==> run H <==
==> flow/design.v (excerpt) <==
module bf16_unit
# (parameter G = 6) (
    input  clk,
    input  reset,
    input  [15:0] in1,
    input  [15:0] in2,
    input  [15:0] in3,
    input  [15:0] in4,
    input  [15:0] in5,
    input  [15:0] in6,
    input  [15:0] in7,
    input  [15:0] in8,
    input  [15:0] in9,
    input  [15:0] in10,
    input  [15:0] in11,
    input  [15:0] in12,
    input  [15:0] in13,
    input  [15:0] in14,
    input  [15:0] in15,
    input  [15:0] in16,
    input  [15:0] in17,
    input  [15:0] in18,
    input  [4:0] funct5,
    output wire [15:0] result
);
    reg [4:0] p1_funct5;
    reg [4:0] p2_funct5;
    reg [4:0] p3_funct5;
    reg [4:0] p4_funct5;
    reg [4:0] p5_funct5;
    reg [4:0] p6_funct5;
    reg [4:0] p7_funct5;
    reg [4:0] p8_funct5;
    reg [4:0] p9_funct5;
    reg [4:0] p10_funct5;
    reg [4:0] p11_funct5;
    reg [4:0] p12_funct5;
    reg [4:0] p13_funct5;
    reg [4:0] p14_funct5;
    reg [4:0] p15_funct5;
    reg [15:0] p1_in1;
    reg [15:0] p1_in2;
    reg [15:0] p1_in3;
    reg [15:0] p2_in1;
    reg [15:0] p2_in2;
    reg [15:0] p2_in3;
  ...
clock: 13.8 ns
lec_check: 0
abc_area: 1
cap_margin: 25
cell_pad_in_sites_detail_placement: 1
cell_pad_in_sites_global_placement: 3
core_aspect_ratio: 1.08
core_margin: 2
core_utilization: 42
cts_cluster_diameter: 80
cts_cluster_size: 22
gpl_routability_driven: 1
gpl_timing_driven: 0
hold_slack_margin: 0.18
max_routing_layer: met5
place_density: 0.4
slew_margin: 30
tns_end_percent: 75
run.sh (not shown) runs the stock make flow with config.mk's settings and CLKGATE_MAP_FILE=.
==> run F: changes against run H <==
- ABC_AREA: 1 -> 0
- CAP_MARGIN: 25 -> 20
- CELL_PAD_IN_SITES_DETAIL_PLACEMENT: 1 -> default
- CELL_PAD_IN_SITES_GLOBAL_PLACEMENT: 3 -> default
- CORE_ASPECT_RATIO: 1.08 -> 0.52
- CORE_UTILIZATION: 42 -> 61
- CTS_CLUSTER_SIZE: 22 -> 26
- GPL_TIMING_DRIVEN: 0 -> default
- MAX_ROUTING_LAYER: met5 -> default
- PLACE_DENSITY: 0.4 -> default
- SLEW_MARGIN: 30 -> 20
- TNS_END_PERCENT: 75 -> default
==> flow/constraint.sdc (replaced) <==
create_clock -name core_clock -period 5.84 [get_ports {clk}]
set_input_delay 1.1680 -clock core_clock [delete_from_list [all_inputs] [get_ports {clk}]]
set_output_delay 1.1680 -clock core_clock [all_outputs]
set_load 0.01 [all_outputs]
==> run B: changes against run H <==
- ABC_AREA: 1 -> default
- CAP_MARGIN: 25 -> 20
- CELL_PAD_IN_SITES_DETAIL_PLACEMENT: 1 -> default
- CELL_PAD_IN_SITES_GLOBAL_PLACEMENT: 3 -> default
- CORE_ASPECT_RATIO: 1.08 -> default
- CORE_UTILIZATION: 42 -> 71
- CTS_CLUSTER_DIAMETER: 80 -> default
- CTS_CLUSTER_SIZE: 22 -> 14
- GPL_ROUTABILITY_DRIVEN: 1 -> default
- GPL_TIMING_DRIVEN: 0 -> default
- HOLD_SLACK_MARGIN: 0.18 -> default
- MAX_ROUTING_LAYER: met5 -> default
- PLACE_DENSITY: 0.4 -> default
- SLEW_MARGIN: 30 -> 20
- TNS_END_PERCENT: 75 -> default
==> flow/constraint.sdc (replaced) <==
create_clock -name core_clock -period 5.92 [get_ports {clk}]
set_input_delay 1.1840 -clock core_clock [delete_from_list [all_inputs] [get_ports {clk}]]
set_output_delay 1.1840 -clock core_clock [all_outputs]
set_load 0.01 [all_outputs]
==> qor summary <==
Run status: run H did not finish; run B complete, no violations; run F complete, no violations
Last stage reached: run H global placement without I/O; run B -; run F -
Worst hold path class: run H -; run B reg2reg; run F reg2reg
Antenna violations before repair: run H -; run B 29; run F 32
Tap cells: run H -; run B 3,043; run F 3,614
GR met1 Demand/Resource: run H -; run B 46.1%; run F 52.1%
Met3 track utilization from global routing: run H -; run B 5.38%; run F 7.95%
Final RePlAce weighted congestion: run H -; run B 0.981; run F 1.00
Total clock sinks: run H -; run B 3,218; run F 3,218
Area leader share: run H 36.6%; run B 38.9%; run F 38.9%
Critical path class: run H -; run B reg2out; run F reg2out
Final-layout setup total negative slack: run H -; run B 0 ns; run F 0 ns
Total met3 wirelength after detailed routing: run H -; run B 30,000 microns; run F 46,000 microns
Overflow left after global routing: run H -; run B 0; run F 0
Clock latency at the later pin of the worst-skew pair: run H -; run B 0.97 ns; run F 0.89 ns
Cts repair resizes: run H -; run B 17; run F 25
Slowest cell on the critical path: run H -; run B or4_4; run F clkdlybuf4s50_1
Endpoint required time on the critical path: run H -; run B 4.74 ns; run F 4.67 ns
Global-route wire length before repair: run H -; run B 654,000 microns; run F 673,000 microns
Count of placed standard cells including taps: run H -; run B 21,400; run F 22,000
Number of global-route vias before repair: run H -; run B 123,000; run F 117,000
Proportion of cell area spent on the clock network: run H -; run B 5.88%; run F 2.37%
Buffering overhead: run H -; run B 2.41%; run F 2.62%
Internal power summed over all cells: run H -; run B 37.2 mW; run F 30.5 mW
Worst Setup Slack post-DPL: run H -; run B 0.470 ns; run F 0.548 ns

========
==> wip/fjord <==
Starting RTL as in the previous note.
make LEC_CHECK=0 ABC_AREA=1 CAP_MARGIN=20 CORE_MARGIN=2 CORE_UTILIZATION=72 CTS_CLUSTER_DIAMETER=372 CTS_CLUSTER_SIZE=14 HOLD_SLACK_MARGIN=0.3 PLACE_DENSITY_LB_ADDON=0.06 SETUP_SLACK_MARGIN=1.27 SLEW_MARGIN=20 finish   # period 4.45 ns
==> inputs of wip/violet, as changes to wip/fjord <==
- ABC_AREA: 1 -> unset
- CTS_CLUSTER_DIAMETER: 372 -> 260
- CTS_CLUSTER_SIZE: 14 -> unset
- HOLD_SLACK_MARGIN: 0.3 -> unset
- PLACE_DENSITY: unset -> 0.6
- PLACE_DENSITY_LB_ADDON: 0.06 -> unset
- SETUP_SLACK_MARGIN: 1.27 -> unset
==> flow/constraint.sdc (replaced) <==
create_clock -name core_clock -period 6.18 [get_ports {clk}]
set_input_delay 1.2360 -clock core_clock [delete_from_list [all_inputs] [get_ports {clk}]]
set_output_delay 1.2360 -clock core_clock [all_outputs]
set_load 0.01 [all_outputs]
==> qor summary <==
Reg2Reg Launch Point: wip/violet bf16_SIMD.MULT9.p1_reg_alu_in1[7]; wip/fjord bf16_SIMD.MULT3.p1_reg_alu_in1[2]
Fraction of power consumed by sequential logic: wip/violet 44.4%; wip/fjord 37.6%
Status: wip/violet timing/DRC/antenna clean; wip/fjord finished with violations
Violated checks: wip/violet -; wip/fjord setup timing
Share of the synthesized area in the top cell type: wip/violet 38.9%; wip/fjord 36.6%
Detailed Route Iter0 Violations: wip/violet 11,000; wip/fjord 19,700
Number of buffers created by CTS: wip/violet 330; wip/fjord 279
Proportion of final cell area spent on non-clock buffers: wip/violet 2.42%; wip/fjord 3.61%
Minimum setup slack in the final design: wip/violet 0.224 ns; wip/fjord -0.402 ns
Worst vdd rail ir drop: wip/violet 267 uV; wip/fjord 458 uV
Slowest cell on crit path: wip/violet clkdlybuf4s50_1; wip/fjord dfxtp_4
Synth unique cells: wip/violet 96; wip/fjord 80
Largest power group: wip/violet registers; wip/fjord combinational cells
Met1 Track Usage GR: wip/violet 44.9%; wip/fjord 49.5%
Placement-stage worst setup slack: wip/violet 0.576 ns; wip/fjord -0.0218 ns
Fraction of synthesized cell area in xor and xnor cells: wip/violet 4.27%; wip/fjord 1.27%
Post-layout period usage of the worst path: wip/violet 96.4%; wip/fjord 109%
Total via count after detailed routing: wip/violet 130,000; wip/fjord 166,000
Total global-route track usage: wip/violet 34.6%; wip/fjord 38.3%
Met1 WL: wip/violet 175,000 um; wip/fjord 199,000 um
Hold slack final: wip/violet 0.392 ns; wip/fjord 0.348 ns
Worst reg2reg path endpoint: wip/violet bf16_SIMD.MULT9.s_alu_m[15]; wip/fjord bf16_SIMD.MULT3.s_alu_m[14]
Comb power frac: wip/violet 14.0%; wip/fjord 38.0%
Power is estimated from default activity; no workload was simulated.
